==> flow/design.v <==
`timescale 1ns / 1ps
module addkeyancon(data_in,k1,k,data_out);
 input[63:0] data_in,k1,k;
 output[63:0] data_out;
 assign data_out = data_in ^ k1 ^ k;
endmodule
`timescale 1ns / 1ps
module linear_mprime(data_in,data_out);
	input [63:0] data_in;
	output [63:0] data_out;
	wire [31:0] ims;
    		  assign ims[0] = data_in[59] ^ data_in[55];
		  assign ims[1] = data_in[54] ^ data_in[50];		  
		  assign ims[2] = data_in[61] ^ data_in[49];
		  assign ims[3] = data_in[60] ^ data_in[56];
        assign data_out[63] = ims[0] ^ data_in[51];
        assign data_out[62] = data_in[62] ^ ims[1];
        assign data_out[61] = data_in[57] ^ ims[2];
        assign data_out[60] = ims[3] ^ data_in[52];
        assign data_out[59] = data_in[63] ^ ims[0];
        assign data_out[58] = data_in[58] ^ ims[1];
        assign data_out[57] = data_in[53] ^ ims[2];
        assign data_out[56] = ims[3] ^ data_in[48];
		  assign ims[4] = data_in[63] ^ data_in[51];
		  assign ims[5] = data_in[62] ^ data_in[58];		  
		  assign ims[6] = data_in[57] ^ data_in[53];
		  assign ims[7] = data_in[52] ^ data_in[48];
        assign data_out[55] = data_in[59] ^ ims[4];
        assign data_out[54] = ims[5] ^ data_in[54];
        assign data_out[53] = ims[6] ^ data_in[49];
        assign data_out[52] = data_in[60] ^ ims[7];
        assign data_out[51] = data_in[55] ^ ims[4];
        assign data_out[50] = ims[5] ^ data_in[50];
        assign data_out[49] = data_in[61] ^ ims[6];
        assign data_out[48] = data_in[56] ^ ims[7];
		  assign ims[8] = data_in[47] ^ data_in[43];
		  assign ims[9] = data_in[42] ^ data_in[38];		  
		  assign ims[10] = data_in[37] ^ data_in[33];
		  assign ims[11] = data_in[44] ^ data_in[32];
        assign data_out[47] = ims[8] ^ data_in[39];
        assign data_out[46] = ims[9] ^ data_in[34];
        assign data_out[45] = data_in[45] ^ ims[10];
        assign data_out[44] = ims[11] ^ data_in[40];
        assign data_out[43] = ims[8] ^ data_in[35];
        assign data_out[42] = data_in[46] ^ ims[9];
        assign data_out[41] = data_in[41] ^ ims[10];
        assign data_out[40] = ims[11] ^ data_in[36];
		  assign ims[12] = data_in[39] ^ data_in[35];
		  assign ims[13] = data_in[46] ^ data_in[34];		  
		  assign ims[14] = data_in[45] ^ data_in[41];
		  assign ims[15] = data_in[40] ^ data_in[36];
		  assign data_out[39] = data_in[47] ^ ims[12];
        assign data_out[38] = ims[13] ^ data_in[42];
        assign data_out[37] = ims[14] ^ data_in[37];
        assign data_out[36] = ims[15] ^ data_in[32];
        assign data_out[35] = data_in[43] ^ ims[12];
        assign data_out[34] = ims[13] ^ data_in[38];
        assign data_out[33] = ims[14] ^ data_in[33];
        assign data_out[32] = data_in[44] ^ ims[15];
		  assign ims[16] = data_in[31] ^ data_in[27];
		  assign ims[17] = data_in[26] ^ data_in[22];		  
		  assign ims[18] = data_in[21] ^ data_in[17];
		  assign ims[19] = data_in[28] ^ data_in[16];
        assign data_out[31] = ims[16] ^ data_in[23];
        assign data_out[30] = ims[17] ^ data_in[18];
        assign data_out[29] = data_in[29] ^ ims[18];
        assign data_out[28] = ims[19] ^ data_in[24];
        assign data_out[27] = ims[16] ^ data_in[19];
        assign data_out[26] = data_in[30] ^ ims[17];
        assign data_out[25] = data_in[25] ^ ims[18];
        assign data_out[24] = ims[19] ^ data_in[20];
		  assign ims[20] = data_in[23] ^ data_in[19];
		  assign ims[21] = data_in[30] ^ data_in[18];		  
		  assign ims[22] = data_in[29] ^ data_in[25];
		  assign ims[23] = data_in[24] ^ data_in[20];
        assign data_out[23] = data_in[31] ^ ims[20];
        assign data_out[22] = ims[21] ^ data_in[26];
        assign data_out[21] = ims[22] ^ data_in[21];
        assign data_out[20] = ims[23] ^ data_in[16];
        assign data_out[19] = data_in[27] ^ ims[20];
        assign data_out[18] = ims[21] ^ data_in[22];
        assign data_out[17] = ims[22] ^ data_in[17];
        assign data_out[16] = data_in[28] ^ ims[23];
		  assign ims[24] = data_in[11] ^ data_in[7];
		  assign ims[25] = data_in[6]  ^ data_in[2];		  
		  assign ims[26] = data_in[13] ^ data_in[1];
		  assign ims[27] = data_in[12] ^ data_in[8];
        assign data_out[15] = ims[24] ^ data_in[3];
        assign data_out[14] = data_in[14] ^ ims[25];
        assign data_out[13] = ims[26] ^ data_in[9];
        assign data_out[12] = ims[27] ^ data_in[4];
        assign data_out[11] = data_in[15] ^ ims[24];
        assign data_out[10] = data_in[10] ^ ims[25];
        assign data_out[9]  = ims[26] ^ data_in[5];
        assign data_out[8]  = ims[27] ^ data_in[0];
		  assign ims[28] = data_in[15] ^ data_in[3];
		  assign ims[29] = data_in[14] ^ data_in[10];		  
		  assign ims[30] = data_in[9] ^ data_in[5];
		  assign ims[31] = data_in[4] ^ data_in[0];
        assign data_out[7]  = ims[28] ^ data_in[11];
        assign data_out[6]  = ims[29] ^ data_in[6];
        assign data_out[5]  = ims[30] ^ data_in[1];
        assign data_out[4]  = data_in[12] ^ ims[31];
        assign data_out[3]  = ims[28] ^ data_in[7];
        assign data_out[2]  = ims[29] ^ data_in[2];
        assign data_out[1]  = ims[30] ^ data_in[13];
        assign data_out[0]  = data_in[8] ^ ims[31];
endmodule
`timescale 1ns / 1ps
module linear_m(data_in,data_out);
	input [63:0] data_in;
	output [63:0] data_out;
	wire [63:0] mp;
   linear_mprime mp1(data_in, mp);
	assign data_out[63:60] = mp[63:60];
	assign data_out[59:56] = mp[43:40];
	assign data_out[55:52] = mp[23:20];
	assign data_out[51:48] = mp[3:0];
	assign data_out[47:44] = mp[47:44];
	assign data_out[43:40] = mp[27:24];
	assign data_out[39:36] = mp[7:4];
	assign data_out[35:32] = mp[51:48];
	assign data_out[31:28] = mp[31:28];
	assign data_out[27:24] = mp[11:8];
	assign data_out[23:20] = mp[55:52];
	assign data_out[19:16] = mp[35:32];
	assign data_out[15:12] = mp[15:12];
	assign data_out[11:8]  = mp[59:56];
	assign data_out[7:4]   = mp[39:36];
	assign data_out[3:0]   = mp[19:16];
endmodule
`timescale 1ns / 1ps
module linear_m_inv(data_in,data_out);
	input [63:0] data_in;
	output [63:0] data_out;
	wire [63:0] mp;
	assign mp[63:60] = data_in[63:60];
	assign mp[59:56] = data_in[11:8];
	assign mp[55:52] = data_in[23:20];
	assign mp[51:48] = data_in[35:32];
	assign mp[47:44] = data_in[47:44];
	assign mp[43:40] = data_in[59:56];
	assign mp[39:36] = data_in[7:4];
	assign mp[35:32] = data_in[19:16];
	assign mp[31:28] = data_in[31:28];
	assign mp[27:24] = data_in[43:40];
	assign mp[23:20] = data_in[55:52];
	assign mp[19:16] = data_in[3:0];
	assign mp[15:12] = data_in[15:12];
	assign mp[11:8]  = data_in[27:24];
	assign mp[7:4]   = data_in[39:36];
	assign mp[3:0]   = data_in[51:48];
	linear_mprime mp0(mp,data_out);
endmodule
`timescale 1ns / 1ps
module prince_core(data_in,key,rc,data_out);
	input[63:0] data_in,key,rc;
	output [63:0] data_out;
	wire [63:0] sb_out,m_out,m_out0,xor_out;
	sbox s1(data_in,sb_out);
	linear_m m_0(sb_out,m_out);
	addkeyancon akc1(m_out,key,rc,data_out);
endmodule
module prince_core1(data_in,key,rc,data_out);
	input[63:0] data_in,key,rc;
	output [63:0] data_out;
	wire [63:0] m_out,xor_out;
	addkeyancon akc2(data_in,key,rc,xor_out);
	linear_m_inv m_1(xor_out,m_out);
	invsbox s1(m_out,data_out);
endmodule
module sbox(data_in,data_out);
	input [63:0] data_in;
	output [63:0] data_out;
	function [3:0] sb;
		input [3:0] x;
		case (x)
			4'h0: sb = 4'd11; 4'h1: sb = 4'd15; 4'h2: sb = 4'd3;  4'h3: sb = 4'd2;
			4'h4: sb = 4'd10; 4'h5: sb = 4'd12; 4'h6: sb = 4'd9;  4'h7: sb = 4'd1;
			4'h8: sb = 4'd6;  4'h9: sb = 4'd7;  4'ha: sb = 4'd8;  4'hb: sb = 4'd0;
			4'hc: sb = 4'd14; 4'hd: sb = 4'd5;  4'he: sb = 4'd13; default: sb = 4'd4;
		endcase
	endfunction
	assign data_out={
	  sb(data_in[63:60]),sb(data_in[59:56]),sb(data_in[55:52]),sb(data_in[51:48]),
	  sb(data_in[47:44]),sb(data_in[43:40]),sb(data_in[39:36]),sb(data_in[35:32]),
	  sb(data_in[31:28]),sb(data_in[27:24]),sb(data_in[23:20]),sb(data_in[19:16]),
	  sb(data_in[15:12]),sb(data_in[11: 8]),sb(data_in[ 7: 4]),sb(data_in[ 3: 0])
	};
endmodule
module invsbox(data_in,data_out);
	input [63:0] data_in;
	output [63:0] data_out;
	function [3:0] isb;
		input [3:0] x;
		case (x)
			4'h0: isb = 4'd11; 4'h1: isb = 4'd7;  4'h2: isb = 4'd3;  4'h3: isb = 4'd2;
			4'h4: isb = 4'd15; 4'h5: isb = 4'd13; 4'h6: isb = 4'd8;  4'h7: isb = 4'd9;
			4'h8: isb = 4'd10; 4'h9: isb = 4'd6;  4'ha: isb = 4'd4;  4'hb: isb = 4'd0;
			4'hc: isb = 4'd5;  4'hd: isb = 4'd14; 4'he: isb = 4'd12; default: isb = 4'd1;
		endcase
	endfunction
	assign data_out={
	  isb(data_in[63:60]),isb(data_in[59:56]),isb(data_in[55:52]),isb(data_in[51:48]),
	  isb(data_in[47:44]),isb(data_in[43:40]),isb(data_in[39:36]),isb(data_in[35:32]),
	  isb(data_in[31:28]),isb(data_in[27:24]),isb(data_in[23:20]),isb(data_in[19:16]),
	  isb(data_in[15:12]),isb(data_in[11: 8]),isb(data_in[ 7: 4]),isb(data_in[ 3: 0])
	};
endmodule
`timescale 1ns / 1ps
module prince_top(plaintext,key,ciphertext);
	input [63:0] plaintext;
	input [127:0] key;
	output [63:0] ciphertext;	
	wire [63:0] m[0:11],m1,m2,subkey;
	wire [63:0] ai[1:5];
	assign ai[1]=64'h13198A2E03707344;
	assign ai[2]=64'hA4093822299F31D0;
	assign ai[3]=64'h082EFA98EC4E6C89;
	assign ai[4]=64'h452821E638D01377;
	assign ai[5]=64'hBE5466CF34E90C6C;
	addkeyancon akc1(plaintext,key[127:64],key[63:0],m[0]);
	prince_core p001(m[0],key[63:0],ai[1],m[1]);
	prince_core p011(m[1],key[63:0],ai[2],m[2]);
	prince_core p021(m[2],key[63:0],ai[3],m[3]);
	prince_core p031(m[3],key[63:0],ai[4],m[4]);
	prince_core p041(m[4],key[63:0],ai[5],m[5]);
	sbox s1(m[5],m1);
	linear_mprime mm1(m1,m2);
	invsbox ss1(m2,m[6]);
	getk11 k11(key[63:0],subkey);
	prince_core1 p101(m[6],subkey,ai[5],m[7]);	
	prince_core1 p111(m[7],subkey,ai[4],m[8]);	
	prince_core1 p121(m[8],subkey,ai[3],m[9]);
	prince_core1 p131(m[9],subkey,ai[2],m[10]);
	prince_core1 p141(m[10],subkey,ai[1],m[11]);
   addkeyancon akc31(m[11],subkey,{key[64],key[127:66],key[65]^ key[127]},ciphertext);	
endmodule
module getk11(key,wk);
   input  [63:0] key;
   output [63:0] wk;
	assign wk = {~key[63:62],key[61:56],~key[55],key[54],~key[53],
		key[52],~key[51:50],key[49:46],~key[45],key[44],
		~key[43],key[42:41],~key[40:39],key[38],~key[37:36],
		key[35],~key[34:30],key[29:28],~key[27],key[26:25],
		~key[24],key[23],~key[22:18],key[17:15],~key[14],
		key[13],~key[12],key[11:8],~key[7:6],key[5],
		~key[4:2],key[1],~key[0]};
endmodule
module prince_enc (
    input  wire         clk,
    input  wire         rst,         
    input  wire         in_valid,
    output wire         in_ready,
    input  wire [63:0]  plaintext,
    input  wire [127:0] key,         
    output reg          out_valid,
    output reg  [63:0]  ciphertext
);
    reg         v1;
    reg [63:0]  pt_r;
    reg [127:0] key_r;
    wire [63:0] ct;
    assign in_ready = 1'b1;
    always @(posedge clk) begin
        if (rst) begin
            v1        <= 1'b0;
            out_valid <= 1'b0;
        end else begin
            v1        <= in_valid;
            out_valid <= v1;
        end
    end
    always @(posedge clk) begin
        if (in_valid) begin
            pt_r  <= plaintext;
            key_r <= key;
        end
        if (v1)
            ciphertext <= ct;
    end
    prince_top u_prince (
        .plaintext  (pt_r),
        .key        (key_r),
        .ciphertext (ct)
    );
endmodule
==> flow/run.sh <==
#!/bin/bash
# the make line also repeats each setting of config.mk as NAME=value (left out here)
make -C /OpenROAD-flow-scripts/flow DESIGN_CONFIG=/design/flow/config.mk WORK_HOME=/design/flow/orfs CLKGATE_MAP_FILE= finish
==> flow/config.mk <==
export PLATFORM = sky130hd
export DESIGN_NAME = prince_enc
export DESIGN_NICKNAME = prince_enc
export VERILOG_FILES = /design/flow/design.v
export SDC_FILE = /design/flow/constraint.sdc
export NUM_CORES = 4
export LEC_CHECK = 0
export CAP_MARGIN = 10
export CORE_MARGIN = 2
export CORE_UTILIZATION = 72
export CTS_CLUSTER_DIAMETER = 381
export CTS_CLUSTER_SIZE = 32
export HOLD_SLACK_MARGIN = -0.09
export PLACE_DENSITY = 0.64
export SETUP_SLACK_MARGIN = -1.17
export SLEW_MARGIN = 20
==> flow/constraint.sdc <==
create_clock -name core_clock -period 14.0 [get_ports {clk}]
set_input_delay 2.8000 -clock core_clock [delete_from_list [all_inputs] [get_ports {clk}]]
set_output_delay 2.8000 -clock core_clock [all_outputs]
set_load 0.01 [all_outputs]
==> qor.yml, run 1 <==
synth:
  yosysTopAreaCell: "xnor2_1"
  simple_gate_share_pct: 11.6
  avgSynthCellArea_um2: 9.53
  fp_nets: 7461
  syn_area_um2: 63300
  most_common_cell: "xnor2_1"
  synthAoiAreaFrac_pct: 16.6
  common_cells: "911 x xnor2_1, 630 x ha_1, 542 x inv_1"
  ys_seq_share_pct: 12.2
  synthTopCellsByArea: "xnor2_1 13%, ha_1 12%, edfxtp_1 12%"
  netlist_instances: 6636
  synth-seq-cells: 258
  edf_count: 256
  synthMuxAreaShare_pct: 9.29
  synth-main-ff-cell: "edfxtp_1"
  yosysChipArea_um2: 63300
  synthArstFlopShare_pct: 0
  ys_cells: 6636
  synth_cell_type_count: 145
  synth-adder-area-share_pct: 12.5
  ys_top_logic_family: "XOR/XNOR gates"
  ys_sh_xor_pct: 33.4
  yosysWarnings: 4
  synthDominantCellAreaShare_pct: 12.6
die:
  die_h_um: 300
  die_w_um: 300
  rows: 108
  fp_util_pct: 72.8
  ios: 261
  chipArea_um2: 90300
  core_um2: 86900
placed_design:
  gp_congestion: 1.11
  io_buffers: 259
run_status:
  status: "stopped before the end"
  firstError: "Error: detail_place.tcl, 38 bad optional access"
  lastStage: "detailed placement (3_5_place_dp)"
==> run 2, diff against run 1 <==
- ABC_AREA: unset -> 1
- CAP_MARGIN: 10 -> 20
- CTS_CLUSTER_DIAMETER: 381 -> 31
- CTS_CLUSTER_SIZE: 32 -> 100
- HOLD_SLACK_MARGIN: -0.09 -> unset
- PLACE_DENSITY: 0.64 -> 0.42
- SETUP_SLACK_MARGIN: -1.17 -> 2.05
- clock period: 14.0 -> 9.83 ns (I/O delays scaled with it)
==> run 2 against run 1 <==
  * The flow again stops in detailed placement (3_5_place_dp)
  * Synthesized cell count increased by 140%
  * Area after synthesis increased by 33%
  * Die area increased by 33%
==> qor.yml, run 2 <==
synth:
  ys_sh_xor_pct: 1.95
  ys_cells: 16085
  ys_seq_share_pct: 9.15
  yosysTopAreaCell: "nand2_1"
  synth-main-ff-cell: "edfxtp_1"
  synthAoiAreaFrac_pct: 0.966
  yosysWarnings: 4
  avgSynthCellArea_um2: 5.25
  fp_nets: 16910
  most_common_cell: "nand2_1"
  synth-seq-cells: 258
  syn_area_um2: 84400
  netlist_instances: 16085
  synthDominantCellAreaShare_pct: 35.3
  synthArstFlopShare_pct: 0
  synth-adder-area-share_pct: 9.33
  common_cells: "7930 x nand2_1, 3295 x nand3_1, 1107 x inv_1"
  synthMuxAreaShare_pct: 0
  ys_top_logic_family: "simple AND/OR/NAND/NOR gates"
  synthTopCellsByArea: "nand2_1 35%, nand3_1 20%, ha_1 9.3%"
  edf_count: 256
  synth_cell_type_count: 53
  simple_gate_share_pct: 70.0
  yosysChipArea_um2: 84400
placed_design:
  io_buffers: 259
  gp_congestion: 1.28
die:
  die_h_um: 346
  die_w_um: 346
  fp_util_pct: 72.7
  chipArea_um2: 120000
  rows: 125
  core_um2: 116000
  ios: 261
run_status:
  firstError: "Error: detail_place.tcl, 38 bad optional access"
  status: "stopped before the end"
  lastStage: "detailed placement (3_5_place_dp)"
run 2: metrics by stage:
stage | std cells | hold WS [ps]
3_3_place_gp | 20601 | 631
2_1_floorplan | 16085 | 656
==> run 3, diff against run 2 <==
- CAP_MARGIN: 20 -> 15
- CORE_ASPECT_RATIO: unset -> 0.93
- CTS_CLUSTER_DIAMETER: 31 -> unset
- CTS_CLUSTER_SIZE: 100 -> 10
- HOLD_SLACK_MARGIN: unset -> -0.09
- PLACE_DENSITY: 0.42 -> 0.6
- SETUP_SLACK_MARGIN: 2.05 -> -0.89
- TNS_END_PERCENT: unset -> 20
- clock period: 9.83 -> 9.17 ns (I/O delays scaled with it)
==> run 3 against run 2 <==
  * The run again fails in detailed placement (3_5_place_dp)
  * Area after synthesis unchanged
  * Synthesized cell count stayed put
  * Die area hardly changed
==> qor.yml, run 3 <==
die:
  die_w_um: 359
  rows: 121
  fp_util_pct: 72.3
  ios: 261
  core_um2: 117000
  die_h_um: 334
  chipArea_um2: 120000
synth:
  simple_gate_share_pct: 70.0
  synthDominantCellAreaShare_pct: 35.3
  netlist_instances: 16085
  yosysTopAreaCell: "nand2_1"
  avgSynthCellArea_um2: 5.25
  synth_cell_type_count: 53
  edf_count: 256
  syn_area_um2: 84400
  synthAoiAreaFrac_pct: 0.966
  fp_nets: 16910
  ys_cells: 16085
  synthArstFlopShare_pct: 0
  yosysChipArea_um2: 84400
  synth-adder-area-share_pct: 9.33
  synth-seq-cells: 258
  synthTopCellsByArea: "nand2_1 35%, nand3_1 20%, ha_1 9.3%"
  common_cells: "7930 x nand2_1, 3295 x nand3_1, 1107 x inv_1"
  synth-main-ff-cell: "edfxtp_1"
  synthMuxAreaShare_pct: 0
  most_common_cell: "nand2_1"
  ys_seq_share_pct: 9.15
  ys_sh_xor_pct: 1.95
  ys_top_logic_family: "simple AND/OR/NAND/NOR gates"
  yosysWarnings: 4
placed_design:
  gp_congestion: 1.27
  io_buffers: 259
run_status:
  firstError: "[ERROR DPL-0033] detailed placement checks failed during check placement."
  lastStage: "detailed placement (3_5_place_dp)"
  status: "stopped before the end"
## run 3: stage by stage
stage	hold slack [ps]	cell area, um2	TNS (ps)
floorplan	656	85700	-220060
global placement	576	112000	-340710
==> run 4, diff against run 3 <==
- ABC_AREA: 1 -> unset
- CAP_MARGIN: 15 -> 20
- CORE_ASPECT_RATIO: 0.93 -> unset
- CTS_CLUSTER_DIAMETER: unset -> 167
- CTS_CLUSTER_SIZE: 10 -> 98
- HOLD_SLACK_MARGIN: -0.09 -> unset
- SETUP_SLACK_MARGIN: -0.89 -> 3.78
- TNS_END_PERCENT: 20 -> unset
- clock period: 9.17 -> 12.8 ns (I/O delays scaled with it)
==> run 4 against run 3 <==
  * The run again fails in detailed placement (3_5_place_dp)
  * Synthesized cell count down 59%
  * Die area down 25%
  * Area after synthesis down 25%
==> qor.yml, run 4 <==
run_status:
  status: "stopped before the end"
  lastStage: "detailed placement (3_5_place_dp)"
  firstError: "[ERROR DPL-0038] Utilization greater than 100%, impossible to legalize"
synth:
  synthAoiAreaFrac_pct: 16.6
  synthMuxAreaShare_pct: 9.29
  ys_cells: 6636
  ys_top_logic_family: "XOR/XNOR gates"
  common_cells: "911 x xnor2_1, 630 x ha_1, 542 x inv_1"
  yosysTopAreaCell: "xnor2_1"
  fp_nets: 7461
  simple_gate_share_pct: 11.6
  synth-adder-area-share_pct: 12.5
  ys_seq_share_pct: 12.2
  netlist_instances: 6636
  synthTopCellsByArea: "xnor2_1 13%, ha_1 12%, edfxtp_1 12%"
  avgSynthCellArea_um2: 9.53
  synth-seq-cells: 258
  syn_area_um2: 63300
  synthDominantCellAreaShare_pct: 12.6
  synth_cell_type_count: 145
  ys_sh_xor_pct: 33.4
  yosysWarnings: 4
  synthArstFlopShare_pct: 0
  most_common_cell: "xnor2_1"
  edf_count: 256
  synth-main-ff-cell: "edfxtp_1"
  yosysChipArea_um2: 63300
die:
  rows: 108
  core_um2: 86900
  chipArea_um2: 90300
  ios: 261
  die_h_um: 300
  fp_util_pct: 72.8
  die_w_um: 300
placed_design:
  io_buffers: 259
  gp_congestion: 1.13
==> run 5, diff against run 4 <==
- CORE_ASPECT_RATIO: unset -> 0.52
- CORE_UTILIZATION: 72 -> 61
- CTS_CLUSTER_DIAMETER: 167 -> unset
- CTS_CLUSTER_SIZE: 98 -> 58
- MAX_ROUTING_LAYER: unset -> met4
- PLACE_DENSITY: 0.6 -> unset
- SETUP_SLACK_MARGIN: 3.78 -> 3.07
- TNS_END_PERCENT: unset -> 5
- clock period: 12.8 -> 13.9 ns (I/O delays scaled with it)
==> run 5 against run 4 <==
  * The flow stops in global routing (5_1_grt)
  * Area after synthesis stayed put
  * Synthesized cell count did not move
  * Die area up 18%
==> qor.yml, run 5 <==
run_status:
  status: "stopped before the end"
  lastStage: "global routing (5_1_grt)"
  firstError: "[ERROR GRT-0232] Routing congestion too high. Check the congestion heatmap in the GUI."
die:
  fp_util_pct: 61.3
  chipArea_um2: 106000
  die_h_um: 236
  core_um2: 103000
  ios: 261
  die_w_um: 451
  rows: 85
synth:
  yosysChipArea_um2: 63300
  synth-main-ff-cell: "edfxtp_1"
  synthMuxAreaShare_pct: 9.29
  synthArstFlopShare_pct: 0
  ys_sh_xor_pct: 33.4
  avgSynthCellArea_um2: 9.53
  netlist_instances: 6636
  edf_count: 256
  synth-seq-cells: 258
  synthDominantCellAreaShare_pct: 12.6
  synth_cell_type_count: 145
  most_common_cell: "xnor2_1"
  fp_nets: 7461
  ys_cells: 6636
  synthAoiAreaFrac_pct: 16.6
  syn_area_um2: 63300
  common_cells: "911 x xnor2_1, 630 x ha_1, 542 x inv_1"
  synth-adder-area-share_pct: 12.5
  synthTopCellsByArea: "xnor2_1 13%, ha_1 12%, edfxtp_1 12%"
  yosysWarnings: 4
  yosysTopAreaCell: "xnor2_1"
  simple_gate_share_pct: 11.6
  ys_seq_share_pct: 12.2
  ys_top_logic_family: "XOR/XNOR gates"
placed_design:
  hpwl_um: 251000
  io_buffers: 259
  gp_congestion: 1.18
cts:
  cts.sinks: 258
  cts_root_buf: "clkbuf_16"
  clockBufferDepth: 3
  h-tree-depth: 1
  cts_made_buffers: 24
grt:
  grt_overflow_total: 254
  grt_usage_pct: 84.2
## run 5: layer usage
layer | GRT overflow | track usage, %
met1 | 37 | 86.7
met2 | 109 | 93.1
met3 | 36 | 76.6
met4 | 72 | 71.0
met5 | - | -
## run 5: per-stage QoR
step                      hold WS (ps)  worst slack [ps]  instance area (um2)  cells
after floorplan                    642             -2630                64000   6636
after detailed placement           688             -5040                88300  10873
after global placement             661             -4490                88300  10873
after CTS                          684             -4260                92400  10997
## run 5: repair_timing
action | CTS
setup buffers | 82
resized | 462
pin swaps | 141
endpoints found under the setup margin | 64
cloned | 0
hold buffers | 0
hold endpoints to repair | 0
==> run 6, diff against run 5 <==
- CAP_MARGIN: 20 -> 10
- CORE_ASPECT_RATIO: 0.52 -> unset
- CORE_UTILIZATION: 61 -> 72
- CTS_CLUSTER_DIAMETER: unset -> 381
- CTS_CLUSTER_SIZE: 58 -> 32
- HOLD_SLACK_MARGIN: unset -> 0.29
- MAX_ROUTING_LAYER: met4 -> unset
- PLACE_DENSITY: unset -> 0.64
- SETUP_SLACK_MARGIN: 3.07 -> -1.17
- TNS_END_PERCENT: 5 -> unset
- clock period: 13.9 -> 15.3 ns (I/O delays scaled with it)
==> run 6 against run 5 <==
  * The flow stops in detailed placement (3_5_place_dp)
  * Die area is 15% lower
  * Synthesized cell count stayed put
  * Area after synthesis stayed put
==> qor.yml, run 6 <==
synth:
  most_common_cell: "xnor2_1"
  synthDominantCellAreaShare_pct: 12.6
  yosysChipArea_um2: 63300
  simple_gate_share_pct: 11.6
  synthTopCellsByArea: "xnor2_1 13%, ha_1 12%, edfxtp_1 12%"
  avgSynthCellArea_um2: 9.53
  ys_seq_share_pct: 12.2
  synthArstFlopShare_pct: 0
  fp_nets: 7461
  syn_area_um2: 63300
  common_cells: "911 x xnor2_1, 630 x ha_1, 542 x inv_1"
  yosysTopAreaCell: "xnor2_1"
  ys_sh_xor_pct: 33.4
  synth-main-ff-cell: "edfxtp_1"
  synth_cell_type_count: 145
  synth-seq-cells: 258
  netlist_instances: 6636
  yosysWarnings: 4
  edf_count: 256
  ys_top_logic_family: "XOR/XNOR gates"
  synthAoiAreaFrac_pct: 16.6
  ys_cells: 6636
  synth-adder-area-share_pct: 12.5
  synthMuxAreaShare_pct: 9.29
die:
  die_h_um: 300
  fp_util_pct: 72.8
  die_w_um: 300
  rows: 108
  chipArea_um2: 90300
  ios: 261
  core_um2: 86900
run_status:
  lastStage: "detailed placement (3_5_place_dp)"
  firstError: "Error: detail_place.tcl, 38 bad optional access"
  status: "stopped before the end"
placed_design:
  gp_congestion: 1.10
  io_buffers: 259
==> run 6: through the flow <==
stage / hold WS (ps) / area [um2]
after global placement: 751 / 86700
after floorplan: 640 / 64000
==> run 7, diff against run 6 <==
- CAP_MARGIN: 10 -> 20
- CORE_UTILIZATION: 72 -> 57
- CTS_CLUSTER_DIAMETER: 381 -> unset
- CTS_CLUSTER_SIZE: 32 -> unset
- HOLD_SLACK_MARGIN: 0.29 -> unset
- PLACE_DENSITY: 0.64 -> unset
- SETUP_SLACK_MARGIN: -1.17 -> -1.48
- TNS_END_PERCENT: unset -> 5
- clock period: 15.3 -> 18.8 ns (I/O delays scaled with it)
==> run 7 against run 6 <==
  * Now fails the layout checks on setup timing
  * Die area increased by 26%
  * Synthesized cell count did not move
  * Area after synthesis stayed put
==> qor.yml, run 7 <==
timing:
  setup_viol: 64
  max_freq_mhz: 51.3
  setup_ws_ps: -695
  hold_viol_final: 0
  setup_tns_ps: -32640
  period_needed_ps: 19500
  worst_slew_pin_slew_ps: 1140
  maxSlewHeadroom_pct: 23.7
  fin_worst_skew_ps: 44.5
  period_used_pct: 104
  worst_hold_slack_ps: 696
  slew_viol_final: 0
worst_setup_path:
  r2r_cells: 82
  r2r_start: "key_r[56]$_DFFE_PP_"
  worst-path-buf-inv: 18
  path_class: "reg -> reg"
  cp-startpoint: "key_r[56]$_DFFE_PP_"
  critPathArrivalTime_ps: 19830
  timing.critical_path.mode_cell: "xnor2_1"
  crit_required_ps: 19130
  path_depth: 82
  worstSetupStartpointType: "flip-flop"
  critPathMaxStageDelay_ps: 620
  reg2reg_slack_ps: -700
  r2r_end: "ciphertext[32]$_DFFE_PP_"
  crit_path_end_kind: "flip-flop"
  worstSetupEndpoint: "ciphertext[32]$_DFFE_PP_"
  cpLargestDelayFamily: "XOR/XNOR gates"
  cp_max_fo: 8
  slowest_stage: "xor2_1"
synth:
  common_cells: "911 x xnor2_1, 630 x ha_1, 542 x inv_1"
  ys_cells: 6636
  avgSynthCellArea_um2: 9.53
  netlist_instances: 6636
  syn_area_um2: 63300
  ys_seq_share_pct: 12.2
  synthMuxAreaShare_pct: 9.29
  synth_cell_type_count: 145
  synth-seq-cells: 258
  fp_nets: 7461
  synthArstFlopShare_pct: 0
  synth-main-ff-cell: "edfxtp_1"
  most_common_cell: "xnor2_1"
  synthDominantCellAreaShare_pct: 12.6
  simple_gate_share_pct: 11.6
  yosysTopAreaCell: "xnor2_1"
  yosysChipArea_um2: 63300
  ys_top_logic_family: "XOR/XNOR gates"
  synth-adder-area-share_pct: 12.5
  synthAoiAreaFrac_pct: 16.6
  yosysWarnings: 4
  synthTopCellsByArea: "xnor2_1 13%, ha_1 12%, edfxtp_1 12%"
  ys_sh_xor_pct: 33.4
  edf_count: 256
layout:
  nNetsFinal: 8496
  regArea_um2: 7730
  n_fill_cell: 8966
  area_growth_pct: 18.6
  stdcell_area_um2: 75000
  logic_area_um2: 53100
  final_util_pct: 68.0
  layout.cells.non_filler: 9182
routing:
  dr_total_vias: 57057
  drtIter0Drc: 5919
  drc_errors: 0
  routedWlPerCell_um: 27.4
  antenna_left: 0
  vias_per_cell: 6.21
  drtPass1Iterations: 6
  wl_um: 251000
cts:
  h-tree-depth: 1
  cts_made_buffers: 25
  clk_pin_slew_ps: 70
  clk_latency_ps: 610
  cts.sinks: 258
  clockBufferDepth: 3
  hold_buffers: 0
  cts_tree: "built"
  cts_root_buf: "clkbuf_16"
grt:
  grt_overflow_total: 0
  grt_usage_pct: 42.8
  grt_max_degree: 118
  grt_pass1_wl_um: 352000
  antenna_found_initial: 8
  grt_pass1_vias: 53094
flow_run:
  warnings: 384
  cap_violations: 0
run_status:
  status: "complete, but fails checks"
  so.violations: "setup timing"
die:
  fp_util_pct: 57.3
  rows: 122
  die_h_um: 337
  core_um2: 110000
  die_w_um: 337
  ios: 261
  chipArea_um2: 114000
placed_design:
  gp_congestion: 1.04
  io_buffers: 259
  hpwl_um: 203000
  dp.cells: 9125
  pre_cts_ws_ps: -602
  placedInstanceArea_um2: 73700
hold_path:
  hold_depth: 2
  hold_path_class: "reg -> reg"
  hp-start: "key_r[78]$_DFFE_PP_"
  min_to: "ciphertext[13]$_DFFE_PP_"
[run 7: area by class of cell]
| class | instances | area share, % |
|---|---|---|
| antenna | 6 | 0.0200 |
| clock buffer | 25 | 0.834 |
| clock inverter | 19 | 0.317 |
| inverter | 585 | 2.93 |
| multi-input combinational | 5663 | 70.8 |
| sequential | 258 | 10.3 |
| tap | 1488 | 2.48 |
| timing repair buffer | 1138 | 12.3 |
[run 7: per-layer routing]
metal,vias up,GRT usage (%),part of all wire (%)
met1,27434,52.8,38
met5,-,0,0.022
met4,8,32.5,9.0
li1,26052,-,-
met3,726,10.0,11
met2,2837,64.8,42
[run 7: what timing repair did]
item | in CTS | in global routing
resized | 0 | 62
endpoints found under the hold margin | 0 | 0
buffers inserted | 0 | 7
endpoints found under the setup margin | 0 | 64
==> run 8, diff against run 7 <==
- CAP_MARGIN: 20 -> 0
- CELL_PAD_IN_SITES_GLOBAL_PLACEMENT: unset -> 2
- CORE_ASPECT_RATIO: unset -> 0.61
- CORE_MARGIN: 2 -> 10
- CORE_UTILIZATION: 57 -> 40
- CTS_CLUSTER_SIZE: unset -> 29
- GPL_TIMING_DRIVEN: unset -> 0
- HOLD_SLACK_MARGIN: unset -> -0.08
- MAX_ROUTING_LAYER: unset -> met4
- MIN_ROUTING_LAYER: unset -> met2
- PLACE_DENSITY_LB_ADDON: unset -> 0.22
- SETUP_SLACK_MARGIN: -1.48 -> 0.51
- SLEW_MARGIN: 20 -> 25
- TNS_END_PERCENT: 5 -> 55
- clock period: 18.8 -> 22.0 ns (I/O delays scaled with it)
==> run 8 against run 7 <==
  * The flow now stops in global routing (5_1_grt)
  * Area after synthesis is the same
  * Synthesized cell count is the same
  * Die area grew 54%
==> qor.yml, run 8 <==
synth:
  ys_top_logic_family: "XOR/XNOR gates"
  common_cells: "911 x xnor2_1, 630 x ha_1, 542 x inv_1"
  simple_gate_share_pct: 11.6
  edf_count: 256
  synthArstFlopShare_pct: 0
  yosysWarnings: 4
  yosysTopAreaCell: "xnor2_1"
  netlist_instances: 6636
  synth-main-ff-cell: "edfxtp_1"
  most_common_cell: "xnor2_1"
  synthTopCellsByArea: "xnor2_1 13%, ha_1 12%, edfxtp_1 12%"
  synth_cell_type_count: 145
  yosysChipArea_um2: 63300
  syn_area_um2: 63300
  synthMuxAreaShare_pct: 9.29
  synthDominantCellAreaShare_pct: 12.6
  synthAoiAreaFrac_pct: 16.6
  synth-adder-area-share_pct: 12.5
  ys_cells: 6636
  ys_seq_share_pct: 12.2
  fp_nets: 7461
  ys_sh_xor_pct: 33.4
  avgSynthCellArea_um2: 9.53
  synth-seq-cells: 258
run_status:
  firstError: "[ERROR GRT-0116] Global routing finished with congestion. Check the congestion regions in the DRC Viewer."
  status: "stopped before the end"
  lastStage: "global routing (5_1_grt)"
die:
  die_h_um: 331
  die_w_um: 529
  ios: 261
  core_um2: 156000
  rows: 113
  chipArea_um2: 175000
  fp_util_pct: 40.5
placed_design:
  placedInstanceArea_um2: 69700
  gp_congestion: 1.13
  hpwl_um: 248000
  dp.cells: 9008
  io_buffers: 259
cts:
  cts_made_buffers: 27
  hold_buffers: 0
  cts.sinks: 258
  clockBufferDepth: 3
  h-tree-depth: 1
  cts_root_buf: "clkbuf_16"
grt:
  grt_overflow_total: 619
  grt_usage_pct: 67.4
-- run 8: stage by stage --
| step | setup slack (ps) | setup TNS [ps] | hold slack (ps) |
|---|---|---|---|
| CTS | 507 | 0 | 693 |
| detailed placement | -3390 | -159090 | 675 |
| global placement | -4820 | -263130 | 687 |
| floorplan | 4290 | 0 | 640 |
-- run 8: repair_timing --
action / 4_1_cts
setup endpoints to repair: 64
pin swaps: 14
gates resized: 139
setup buffers: 18
-- run 8: layer usage --
metal,global-route usage [%],GRT overflow
met4,29.6,25
met1,-,-
met5,-,-
met3,84.6,581
met2,72.1,13
==> run 9, diff against run 8 <==
- CAP_MARGIN: 0 -> 20
- CELL_PAD_IN_SITES_GLOBAL_PLACEMENT: 2 -> unset
- CORE_ASPECT_RATIO: 0.61 -> 0.5
- CORE_MARGIN: 10 -> 2
- CTS_CLUSTER_SIZE: 29 -> 11
- GPL_TIMING_DRIVEN: 0 -> unset
- HOLD_SLACK_MARGIN: -0.08 -> unset
- MAX_ROUTING_LAYER: met4 -> unset
- MIN_ROUTING_LAYER: met2 -> unset
- PLACE_DENSITY: unset -> 0.6
- PLACE_DENSITY_LB_ADDON: 0.22 -> unset
- SETUP_SLACK_MARGIN: 0.51 -> unset
- SLEW_MARGIN: 25 -> 20
- TNS_END_PERCENT: 55 -> unset
==> run 9 against run 8 <==
  * Now clean on timing, DRC and antenna
  * Area after synthesis stayed put
  * Synthesized cell count stayed put
  * Die area is 7.7% lower
==> qor.yml, run 9 <==
run_status:
  status: "finished clean"
die:
  rows: 103
  chipArea_um2: 162000
  ios: 261
  fp_util_pct: 40.2
  die_w_um: 566
  die_h_um: 285
  core_um2: 157000
worst_setup_path:
  worstSetupStartpointType: "flip-flop"
  reg2reg_slack_ps: 770
  critPathMaxStageDelay_ps: 660
  path_class: "reg -> reg"
  crit_path_end_kind: "flip-flop"
  crit_required_ps: 22320
  r2r_cells: 76
  cp-startpoint: "key_r[13]$_DFFE_PP_"
  path_depth: 76
  worstSetupEndpoint: "ciphertext[8]$_DFFE_PP_"
  slowest_stage: "xnor3_1"
  cp_max_fo: 13
  cpLargestDelayFamily: "XOR/XNOR gates"
  r2r_end: "ciphertext[8]$_DFFE_PP_"
  worst-path-buf-inv: 14
  r2r_start: "key_r[13]$_DFFE_PP_"
  critPathArrivalTime_ps: 21540
routing:
  drtIter0Drc: 6413
  vias_per_cell: 5.93
  routedWlPerCell_um: 27.7
  route.met2.wl_um: 102000
  dr_wl_met3_um: 29600
  antenna_left: 0
  dr_total_vias: 54012
  drtPass1Iterations: 8
  drc_errors: 0
  top_layer: "met5"
  wirelength_met1_um: 110000
  wl_um: 253000
synth:
  simple_gate_share_pct: 11.6
  netlist_instances: 6636
  ys_sh_xor_pct: 33.4
  ys_cells: 6636
  yosysChipArea_um2: 63300
  synth-seq-cells: 258
  syn_area_um2: 63300
  synthArstFlopShare_pct: 0
  synthMuxAreaShare_pct: 9.29
  ys_top_logic_family: "XOR/XNOR gates"
  edf_count: 256
  common_cells: "911 x xnor2_1, 630 x ha_1, 542 x inv_1"
  fp_nets: 7461
  avgSynthCellArea_um2: 9.53
  synth_cell_type_count: 145
  yosysTopAreaCell: "xnor2_1"
  synth-adder-area-share_pct: 12.5
  most_common_cell: "xnor2_1"
  synth-main-ff-cell: "edfxtp_1"
  synthTopCellsByArea: "xnor2_1 13%, ha_1 12%, edfxtp_1 12%"
  synthAoiAreaFrac_pct: 16.6
  yosysWarnings: 4
  ys_seq_share_pct: 12.2
  synthDominantCellAreaShare_pct: 12.6
layout:
  logic_area_um2: 52900
  regArea_um2: 7730
  layout.cells.non_filler: 9104
  area_growth_pct: 11.4
  final_util_pct: 44.8
  n_fill_cell: 15202
  nNetsFinal: 7804
timing:
  grt_setup_unrepaired: "no"
  setup_viol: 0
  slew_viol_final: 0
  maxSlewHeadroom_pct: 14.6
  worst_slew_pin_slew_ps: 1280
  hold_viol_final: 0
  period_needed_ps: 21230
  fin_worst_skew_ps: 40.3
  max_freq_mhz: 47.1
  setup_tns_ps: 0
  period_used_pct: 96.5
placed_design:
  dp.cells: 9043
  hpwl_um: 205000
  io_buffers: 259
  gp_congestion: 1.01
grt:
  antenna_found_initial: 6
  grt_overflow_total: 0
  grt_max_degree: 102
  grt_pass1_wl_um: 349000
  grt_pass1_vias: 47734
  grt_usage_pct: 30.0
hold_path:
  hold_path_class: "reg -> reg"
  min_to: "ciphertext[30]$_DFFE_PP_"
  hp-start: "key_r[95]$_DFFE_PP_"
  hold_depth: 2
cts:
  cts_made_buffers: 34
  cts.sinks: 258
  clockBufferDepth: 3
  cts_root_buf: "clkbuf_16"
  cts_tree: "built"
  hold_buffers: 0
  clk_latency_ps: 580
  h-tree-depth: 2
  clk_pin_slew_ps: 60
flow_run:
  warnings: 382
  cap_violations: 0
-- run 9: timing repair --
action	4_1_cts	5_1_grt
setup buffers	0	0
resized	0	25
endpoints found under the setup margin	0	64
-- run 9: cell type report --
| class | count | area share [%] |
|---|---|---|
| Sequential cell | 258 | 11.0 |
| Tap cell | 2100 | 3.73 |
| Multi-Input combinational cell | 5663 | 75.0 |
| Clock buffer | 44 | 1.32 |
| Timing Repair Buffer | 437 | 5.58 |
| Clock inverter | 14 | 0.224 |
| Antenna cell | 3 | 0.0107 |
| Inverter | 585 | 3.12 |
-- run 9: metal layers --
metal	vias to the layer above	GRT usage [%]
li1	24685	-
met1	26319	42.7
met2	2572	43.7
met3	428	6.93
met4	8	11.1
met5	-	0
-- run 9: stage by stage --
step	hold WS, ps	worst slack (ps)	cell area, um2
final	706	774	70500
after global routing	730	7.43	70500
after CTS	707	969	70300
after detailed placement	679	1080	69200
after global placement	679	1300	69200
after floorplan	640	4290	63300
==> run 10, diff against run 9 <==
- CORE_ASPECT_RATIO: 0.5 -> 0.55
- CORE_UTILIZATION: 40 -> 57
- CTS_CLUSTER_SIZE: 11 -> 75
- HOLD_SLACK_MARGIN: unset -> 0.2
- MIN_ROUTING_LAYER: unset -> met1
- PLACE_DENSITY: 0.6 -> unset
- PLACE_DENSITY_LB_ADDON: unset -> 0.16
- SETUP_SLACK_MARGIN: unset -> -1.39
- clock period: 22.0 -> 18.1 ns (I/O delays scaled with it)
==> run 10 against run 9 <==
  * The layout now fails its checks (setup timing)
  * Area after synthesis unchanged
  * Design area increased by 25%
  * Global-route usage increased by 21 points
  * Die area decreased by 30%
  * Critical path type unchanged
  * Wire length increased by 19%
==> qor.yml, run 10 <==
run_status:
  status: "complete, but fails checks"
  so.violations: "setup timing"
worst_setup_path:
  path_class: "reg -> reg"
  reg2reg_slack_ps: -1350
  worst-path-buf-inv: 15
  slowest_stage: "mux4_2"
  r2r_cells: 76
  worstSetupStartpointType: "flip-flop"
  worstSetupEndpoint: "ciphertext[46]$_DFFE_PP_"
  path_depth: 76
  crit_path_end_kind: "flip-flop"
  r2r_end: "ciphertext[46]$_DFFE_PP_"
  cp-startpoint: "key_r[104]$_DFFE_PP_"
  critPathArrivalTime_ps: 19800
  cpLargestDelayFamily: "XOR/XNOR gates"
  r2r_start: "key_r[104]$_DFFE_PP_"
  crit_required_ps: 18450
  cp_max_fo: 5
  critPathMaxStageDelay_ps: 620
die:
  die_h_um: 251
  ios: 261
  fp_util_pct: 57.6
  die_w_um: 453
  rows: 90
  chipArea_um2: 114000
  core_um2: 110000
timing:
  max_freq_mhz: 51.4
  worst_slew_pin_slew_ps: 1250
  period_needed_ps: 19450
  hold_viol_final: 0
  fin_worst_skew_ps: 37.6
  maxSlewHeadroom_pct: 16.0
  period_used_pct: 107
  slew_viol_final: 0
  setup_viol: 64
  setup_ws_ps: -1350
grt:
  antenna_found_initial: 16
  grt_pass1_vias: 63683
  grt_max_degree: 69
  grt_usage_pct: 50.5
  grt_pass1_wl_um: 420000
  grt_overflow_total: 0
placed_design:
  hpwl_um: 246000
  pre_cts_ws_ps: -948
  io_buffers: 259
  gp_congestion: 1.12
  dp.cells: 10768
synth:
  synthTopCellsByArea: "xnor2_1 13%, ha_1 12%, edfxtp_1 12%"
  edf_count: 256
  synthDominantCellAreaShare_pct: 12.6
  ys_top_logic_family: "XOR/XNOR gates"
  yosysWarnings: 4
  synth-seq-cells: 258
  avgSynthCellArea_um2: 9.53
  simple_gate_share_pct: 11.6
  most_common_cell: "xnor2_1"
  synth_cell_type_count: 145
  synth-main-ff-cell: "edfxtp_1"
  yosysChipArea_um2: 63300
  yosysTopAreaCell: "xnor2_1"
  synthAoiAreaFrac_pct: 16.6
  synthArstFlopShare_pct: 0
  synthMuxAreaShare_pct: 9.29
  ys_sh_xor_pct: 33.4
  synth-adder-area-share_pct: 12.5
  syn_area_um2: 63300
  ys_cells: 6636
  common_cells: "911 x xnor2_1, 630 x ha_1, 542 x inv_1"
  netlist_instances: 6636
  ys_seq_share_pct: 12.2
  fp_nets: 7461
routing:
  drtPass1Iterations: 7
  routedWlPerCell_um: 27.7
  antenna_left: 0
  drc_errors: 0
  dr_total_vias: 67957
  drtIter0Drc: 9843
  vias_per_cell: 6.27
  wl_um: 301000
cts:
  clk_latency_ps: 640
  cts.sinks: 258
  clk_pin_slew_ps: 80
  cts_root_buf: "clkbuf_16"
  h-tree-depth: 1
  cts_tree: "built"
  clockBufferDepth: 3
  cts_made_buffers: 23
hold_path:
  min_to: "ciphertext[21]$_DFFE_PP_"
  hold_depth: 0
  hp-start: "v1$_SDFF_PP0_"
  hold_path_class: "reg -> reg"
flow_run:
  cap_violations: 0
  warnings: 379
layout:
  area_growth_pct: 39.4
  layout.cells.non_filler: 10839
  n_fill_cell: 7040
  nNetsFinal: 10160
-- run 10: area by class of cell --
| type | instances | area (um2) | area share (%) |
|---|---|---|---|
| multi-input combinational | 5664 | 53600 | 60.8 |
| clock inverter | 17 | 163 | 0.184 |
| timing repair buffer | 2803 | 22000 | 25.0 |
| sequential | 258 | 7730 | 8.77 |
| inverter | 585 | 2200 | 2.49 |
| tap | 1472 | 1840 | 2.09 |
| clock buffer | 24 | 579 | 0.657 |
| antenna | 16 | 40.0 | 0.0454 |
-- run 10: metal layers --
layer  track usage (%)  share of wire [%]
met2              65.9                 36
met1              67.7                 39
met4              21.1                5.6
met5              8.07               0.46
met3              26.5                 19
-- run 10: stage by stage --
stage	instance area (um2)	setup TNS [ps]	utilization, %	hold slack [ps]
5_1_grt	88100	-101850	80.3	629
2_1_floorplan	63300	0	-	640
6_report	88200	-72040	80.3	624
4_1_cts	87200	-59150	79.4	624
3_3_place_gp	86400	-23110	78.7	618
3_5_place_dp	86400	-47740	78.7	618
-- run 10: repair_timing --
action | in CTS | in global routing
setup buffers | 0 | 13
resized | 0 | 135
endpoints found under the setup margin | 0 | 64
hold buffers | 0 | 0
==> run 11, diff against run 10 <==
- CORE_ASPECT_RATIO: 0.55 -> unset
- CORE_UTILIZATION: 57 -> 68
- CTS_CLUSTER_SIZE: 75 -> 47
- HOLD_SLACK_MARGIN: 0.2 -> unset
- MAX_ROUTING_LAYER: unset -> met4
- MIN_ROUTING_LAYER: met1 -> unset
- PLACE_DENSITY: unset -> 0.6
- PLACE_DENSITY_LB_ADDON: 0.16 -> unset
- SETUP_SLACK_MARGIN: -1.39 -> unset
==> run 11 against run 10 <==
  * The run now fails in global routing (5_1_grt)
  * Area after synthesis unchanged
  * Synthesized cell count unchanged
  * Die area decreased by 16%
==> qor.yml, run 11 <==
synth:
  ys_cells: 6636
  synthMuxAreaShare_pct: 9.29
  edf_count: 256
  synthAoiAreaFrac_pct: 16.6
  synth-seq-cells: 258
  ys_sh_xor_pct: 33.4
  yosysWarnings: 4
  fp_nets: 7461
  most_common_cell: "xnor2_1"
  synth_cell_type_count: 145
  synth-adder-area-share_pct: 12.5
  yosysTopAreaCell: "xnor2_1"
  ys_seq_share_pct: 12.2
  synth-main-ff-cell: "edfxtp_1"
  common_cells: "911 x xnor2_1, 630 x ha_1, 542 x inv_1"
  synthDominantCellAreaShare_pct: 12.6
  simple_gate_share_pct: 11.6
  syn_area_um2: 63300
  synthTopCellsByArea: "xnor2_1 13%, ha_1 12%, edfxtp_1 12%"
  yosysChipArea_um2: 63300
  netlist_instances: 6636
  avgSynthCellArea_um2: 9.53
  ys_top_logic_family: "XOR/XNOR gates"
  synthArstFlopShare_pct: 0
die:
  core_um2: 91900
  die_w_um: 309
  rows: 111
  fp_util_pct: 68.8
  die_h_um: 309
  ios: 261
  chipArea_um2: 95500
run_status:
  firstError: "[ERROR GRT-0232] Routing congestion too high. Check the congestion heatmap in the GUI."
  lastStage: "global routing (5_1_grt)"
  status: "stopped before the end"
placed_design:
  gp_congestion: 1.12
  io_buffers: 259
  hpwl_um: 201000
  dp.cells: 9417
  placedInstanceArea_um2: 77400
cts:
  cts_root_buf: "clkbuf_16"
  h-tree-depth: 1
  hold_buffers: 0
  cts.sinks: 258
  clockBufferDepth: 3
  cts_made_buffers: 25
grt:
  grt_usage_pct: 94.7
  grt_overflow_total: 3602
## run 11: repair_timing
item	CTS
gates resized	228
setup endpoints to repair	64
pin swaps	38
setup buffers	29
## run 11: per-stage QoR
step	utilization, %	setup WS (ps)	hold WS (ps)
after CTS	86.8	-5.27	727
after detailed placement	84.2	-859	711
after global placement	84.2	-480	669
after floorplan	-	392	640
## run 11: routing by layer
metal | GRT usage [%] | GRT overflow
met1 | 88.2 | 184
met2 | 111 | 2514
met4 | 99.1 | 753
met5 | - | -
met3 | 81.2 | 151
==> run 12, diff against run 11 <==
- CORE_UTILIZATION: 68 -> 72
- CTS_CLUSTER_DIAMETER: unset -> 175
- CTS_CLUSTER_SIZE: 47 -> 98
- MAX_ROUTING_LAYER: met4 -> unset
- TNS_END_PERCENT: unset -> 5
- clock period: 18.1 -> 12.0 ns (I/O delays scaled with it)
==> run 12 against run 11 <==
  * The run fails in detailed placement (3_5_place_dp)
  * Synthesized cell count did not move
  * Area after synthesis is the same
  * Die area down 5.5%
==> qor.yml, run 12 <==
run_status:
  status: "stopped before the end"
  lastStage: "detailed placement (3_5_place_dp)"
  firstError: "Error: detail_place.tcl, 38 bad optional access"
synth:
  synthAoiAreaFrac_pct: 16.6
  synthMuxAreaShare_pct: 9.29
  synthDominantCellAreaShare_pct: 12.6
  ys_seq_share_pct: 12.2
  synthArstFlopShare_pct: 0
  ys_sh_xor_pct: 33.4
  common_cells: "911 x xnor2_1, 630 x ha_1, 542 x inv_1"
  synth-seq-cells: 258
  yosysWarnings: 4
  syn_area_um2: 63300
  simple_gate_share_pct: 11.6
  fp_nets: 7461
  netlist_instances: 6636
  synthTopCellsByArea: "xnor2_1 13%, ha_1 12%, edfxtp_1 12%"
  yosysChipArea_um2: 63300
  ys_top_logic_family: "XOR/XNOR gates"
  synth_cell_type_count: 145
  edf_count: 256
  yosysTopAreaCell: "xnor2_1"
  synth-adder-area-share_pct: 12.5
  synth-main-ff-cell: "edfxtp_1"
  most_common_cell: "xnor2_1"
  ys_cells: 6636
  avgSynthCellArea_um2: 9.53
die:
  die_h_um: 300
  core_um2: 86900
  ios: 261
  rows: 108
  die_w_um: 300
  fp_util_pct: 72.8
  chipArea_um2: 90300
placed_design:
  io_buffers: 259
  gp_congestion: 1.11
[run 12: stage by stage]
step	hold WS [ps]	setup TNS (ps)	cells	cell area [um2]
after global placement	748	-353930	10477	86700
after floorplan	642	-278160	6636	64000
==> run 13, diff against run 12 <==
- ABC_AREA: unset -> 1
- CELL_PAD_IN_SITES_DETAIL_PLACEMENT: unset -> 1
- CELL_PAD_IN_SITES_GLOBAL_PLACEMENT: unset -> 3
- CORE_MARGIN: 2 -> 4
- CORE_UTILIZATION: 72 -> 38
- CTS_CLUSTER_DIAMETER: 175 -> 252
- CTS_CLUSTER_SIZE: 98 -> 35
- GPL_TIMING_DRIVEN: unset -> 0
- HOLD_SLACK_MARGIN: unset -> 0.11
- MIN_ROUTING_LAYER: unset -> met2
- PLACE_DENSITY: 0.6 -> unset
- PLACE_DENSITY_LB_ADDON: unset -> 0.03
- SLEW_MARGIN: 20 -> 10
- TNS_END_PERCENT: 5 -> unset
- clock period: 12.0 -> 12.5 ns (I/O delays scaled with it)
==> run 13 against run 12 <==
  * The run fails in global placement without I/O (3_1_place_gp_skip_io)
  * Synthesized cell count is 140% higher
  * Area after synthesis is 33% higher
  * Die area went up to 2.5 times the previous value
==> qor.yml, run 13 <==
synth:
  synthArstFlopShare_pct: 0
  synth_cell_type_count: 53
  avgSynthCellArea_um2: 5.25
  synthMuxAreaShare_pct: 0
  ys_cells: 16085
  yosysWarnings: 4
  synthDominantCellAreaShare_pct: 35.3
  syn_area_um2: 84400
  fp_nets: 16910
  synthAoiAreaFrac_pct: 0.966
  most_common_cell: "nand2_1"
  synthTopCellsByArea: "nand2_1 35%, nand3_1 20%, ha_1 9.3%"
  yosysChipArea_um2: 84400
  ys_top_logic_family: "simple AND/OR/NAND/NOR gates"
  synth-main-ff-cell: "edfxtp_1"
  edf_count: 256
  ys_seq_share_pct: 9.15
  synth-seq-cells: 258
  yosysTopAreaCell: "nand2_1"
  synth-adder-area-share_pct: 9.33
  ys_sh_xor_pct: 1.95
  simple_gate_share_pct: 70.0
  common_cells: "7930 x nand2_1, 3295 x nand3_1, 1107 x inv_1"
  netlist_instances: 16085
die:
  fp_util_pct: 38.3
  die_w_um: 479
  rows: 172
  core_um2: 220000
  chipArea_um2: 230000
  die_h_um: 479
run_status:
  status: "stopped before the end"
  lastStage: "global placement without I/O (3_1_place_gp_skip_io)"
  firstError: "[ERROR FLW-0024] Place density exceeds 1.0 (current PLACE_DENSITY_LB_ADDON =  0.03). Please check if the value of  PLACE_DENSITY_LB_ADDON is between 0 and 0.99."
==> run 14, diff against run 13 <==
- ABC_AREA: 1 -> unset
- CELL_PAD_IN_SITES_DETAIL_PLACEMENT: 1 -> unset
- CELL_PAD_IN_SITES_GLOBAL_PLACEMENT: 3 -> unset
- CORE_MARGIN: 4 -> 2
- CORE_UTILIZATION: 38 -> 72
- CTS_CLUSTER_DIAMETER: 252 -> 167
- CTS_CLUSTER_SIZE: 35 -> 98
- GPL_TIMING_DRIVEN: 0 -> unset
- HOLD_SLACK_MARGIN: 0.11 -> unset
- MIN_ROUTING_LAYER: met2 -> unset
- PLACE_DENSITY: unset -> 0.6
- PLACE_DENSITY_LB_ADDON: 0.03 -> unset
- SLEW_MARGIN: 10 -> 20
- TNS_END_PERCENT: unset -> 10
- clock period: 12.5 -> 11.9 ns (I/O delays scaled with it)
==> run 14 against run 13 <==
  * The flow stops in detailed placement (3_5_place_dp)
  * Synthesized cell count fell by 59%
  * Die area fell by 61%
  * Area after synthesis fell by 25%
==> qor.yml, run 14 <==
synth:
  synth-main-ff-cell: "edfxtp_1"
  edf_count: 256
  synthDominantCellAreaShare_pct: 12.6
  synth_cell_type_count: 145
  synthAoiAreaFrac_pct: 16.6
  ys_seq_share_pct: 12.2
  yosysWarnings: 4
  synthMuxAreaShare_pct: 9.29
  common_cells: "911 x xnor2_1, 630 x ha_1, 542 x inv_1"
  ys_sh_xor_pct: 33.4
  syn_area_um2: 63300
  avgSynthCellArea_um2: 9.53
  ys_top_logic_family: "XOR/XNOR gates"
  netlist_instances: 6636
  synth-adder-area-share_pct: 12.5
  most_common_cell: "xnor2_1"
  yosysChipArea_um2: 63300
  synthTopCellsByArea: "xnor2_1 13%, ha_1 12%, edfxtp_1 12%"
  yosysTopAreaCell: "xnor2_1"
  fp_nets: 7461
  simple_gate_share_pct: 11.6
  ys_cells: 6636
  synthArstFlopShare_pct: 0
  synth-seq-cells: 258
die:
  die_h_um: 300
  fp_util_pct: 72.8
  chipArea_um2: 90300
  core_um2: 86900
  ios: 261
  rows: 108
  die_w_um: 300
placed_design:
  gp_congestion: 1.10
  io_buffers: 259
run_status:
  firstError: "Error: detail_place.tcl, 38 bad optional access"
  lastStage: "detailed placement (3_5_place_dp)"
  status: "stopped before the end"
==> run 14: stage by stage <==
stage             setup slack [ps]  cells  setup TNS, ps
floorplan                    -4630   6636        -284560
global placement             -5860  10500        -367200
==> run 15, diff against run 14 <==
- ABC_AREA: unset -> 1
- CAP_MARGIN: 20 -> 35
- CTS_CLUSTER_DIAMETER: 167 -> 371
- CTS_CLUSTER_SIZE: 98 -> 17
- HOLD_SLACK_MARGIN: unset -> 0.28
- PLACE_DENSITY: 0.6 -> 0.92
- SETUP_SLACK_MARGIN: unset -> 2.05
- TNS_END_PERCENT: 10 -> unset
- clock period: 11.9 -> 9.83 ns (I/O delays scaled with it)
==> run 15 against run 14 <==
  * The flow again stops in detailed placement (3_5_place_dp)
  * Synthesized cell count is 140% higher
  * Die area increased by 33%
  * Area after synthesis increased by 33%
==> qor.yml, run 15 <==
run_status:
  lastStage: "detailed placement (3_5_place_dp)"
  status: "stopped before the end"
  firstError: "[ERROR DPL-0033] detailed placement checks failed during check placement."
die:
  fp_util_pct: 72.7
  rows: 125
  chipArea_um2: 120000
  core_um2: 116000
  die_h_um: 346
  die_w_um: 346
  ios: 261
placed_design:
  gp_congestion: 1.25
  io_buffers: 259
synth:
  synth-main-ff-cell: "edfxtp_1"
  edf_count: 256
  synthMuxAreaShare_pct: 0
  ys_top_logic_family: "simple AND/OR/NAND/NOR gates"
  fp_nets: 16910
  yosysChipArea_um2: 84400
  synth-seq-cells: 258
  simple_gate_share_pct: 70.0
  ys_sh_xor_pct: 1.95
  synthTopCellsByArea: "nand2_1 35%, nand3_1 20%, ha_1 9.3%"
  ys_seq_share_pct: 9.15
  netlist_instances: 16085
  synthAoiAreaFrac_pct: 0.966
  synthArstFlopShare_pct: 0
  most_common_cell: "nand2_1"
  yosysTopAreaCell: "nand2_1"
  syn_area_um2: 84400
  ys_cells: 16085
  yosysWarnings: 4
  avgSynthCellArea_um2: 5.25
  common_cells: "7930 x nand2_1, 3295 x nand3_1, 1107 x inv_1"
  synth-adder-area-share_pct: 9.33
  synthDominantCellAreaShare_pct: 35.3
  synth_cell_type_count: 53
==> run 15: stage by stage <==
stage	hold WS [ps]	cell area [um2]
floorplan	656	86700
global placement	717	112000
==> run 16, diff against run 15 <==
- CAP_MARGIN: 35 -> 20
- CELL_PAD_IN_SITES_DETAIL_PLACEMENT: unset -> 1
- CELL_PAD_IN_SITES_GLOBAL_PLACEMENT: unset -> 0
- CORE_UTILIZATION: 72 -> 38
- CTS_CLUSTER_DIAMETER: 371 -> 252
- CTS_CLUSTER_SIZE: 17 -> 35
- HOLD_SLACK_MARGIN: 0.28 -> 0.11
- MIN_ROUTING_LAYER: unset -> met2
- PLACE_DENSITY: 0.92 -> unset
- PLACE_DENSITY_LB_ADDON: unset -> 0.03
- SETUP_SLACK_MARGIN: 2.05 -> unset
- SLEW_MARGIN: 20 -> 10
- clock period: 9.83 -> 12.5 ns (I/O delays scaled with it)
==> run 16 against run 15 <==
  * The flow stops in global routing (5_1_grt)
  * Die area is 88% higher
  * Area after synthesis stayed put
  * Synthesized cell count stayed put
==> qor.yml, run 16 <==
run_status:
  status: "stopped before the end"
  lastStage: "global routing (5_1_grt)"
  firstError: "[ERROR GRT-0116] Global routing finished with congestion. Check the congestion regions in the DRC Viewer."
cts:
  cts_root_buf: "clkbuf_16"
  h-tree-depth: 1
  cts_made_buffers: 12
  hold_buffers: 0
  clockBufferDepth: 3
  cts.sinks: 258
placed_design:
  gp_congestion: 1.22
  io_buffers: 259
  hpwl_um: 479000
die:
  core_um2: 222000
  fp_util_pct: 38.1
  ios: 261
  die_w_um: 475
  chipArea_um2: 226000
  rows: 173
  die_h_um: 475
grt:
  grt_usage_pct: 82.2
  grt_overflow_total: 675
synth:
  edf_count: 256
  fp_nets: 16910
  avgSynthCellArea_um2: 5.25
  synthTopCellsByArea: "nand2_1 35%, nand3_1 20%, ha_1 9.3%"
  yosysWarnings: 4
  simple_gate_share_pct: 70.0
  ys_top_logic_family: "simple AND/OR/NAND/NOR gates"
  ys_sh_xor_pct: 1.95
  most_common_cell: "nand2_1"
  synth-adder-area-share_pct: 9.33
  synth_cell_type_count: 53
  synth-main-ff-cell: "edfxtp_1"
  yosysChipArea_um2: 84400
  synthDominantCellAreaShare_pct: 35.3
  synthAoiAreaFrac_pct: 0.966
  ys_seq_share_pct: 9.15
  synth-seq-cells: 258
  common_cells: "7930 x nand2_1, 3295 x nand3_1, 1107 x inv_1"
  synthMuxAreaShare_pct: 0
  synthArstFlopShare_pct: 0
  ys_cells: 16085
  netlist_instances: 16085
  syn_area_um2: 84400
  yosysTopAreaCell: "nand2_1"
==> run 16: timing repair <==
action | 4_1_cts
endpoints found under the setup margin | 64
gates resized | 1454
pin swaps | 525
hold endpoints to repair | 0
buffers inserted | 164
==> run 16: layer usage <==
| metal | overflow | global-route usage (%) |
|---|---|---|
| met5 | 72 | 79.7 |
| met4 | 63 | 63.8 |
| met3 | 462 | 90.8 |
| met2 | 78 | 84.3 |
| met1 | - | - |
==> run 16: stage by stage <==
stage / instance area, um2 / std cells / setup WS [ps] / hold WS (ps)
3_5_place_dp: 118000 / 22551 / -3620 / 846
2_1_floorplan: 86400 / 16085 / -272 / 656
3_3_place_gp: 118000 / 22551 / -3140 / 808
4_1_cts: 125000 / 22728 / -2270 / 860
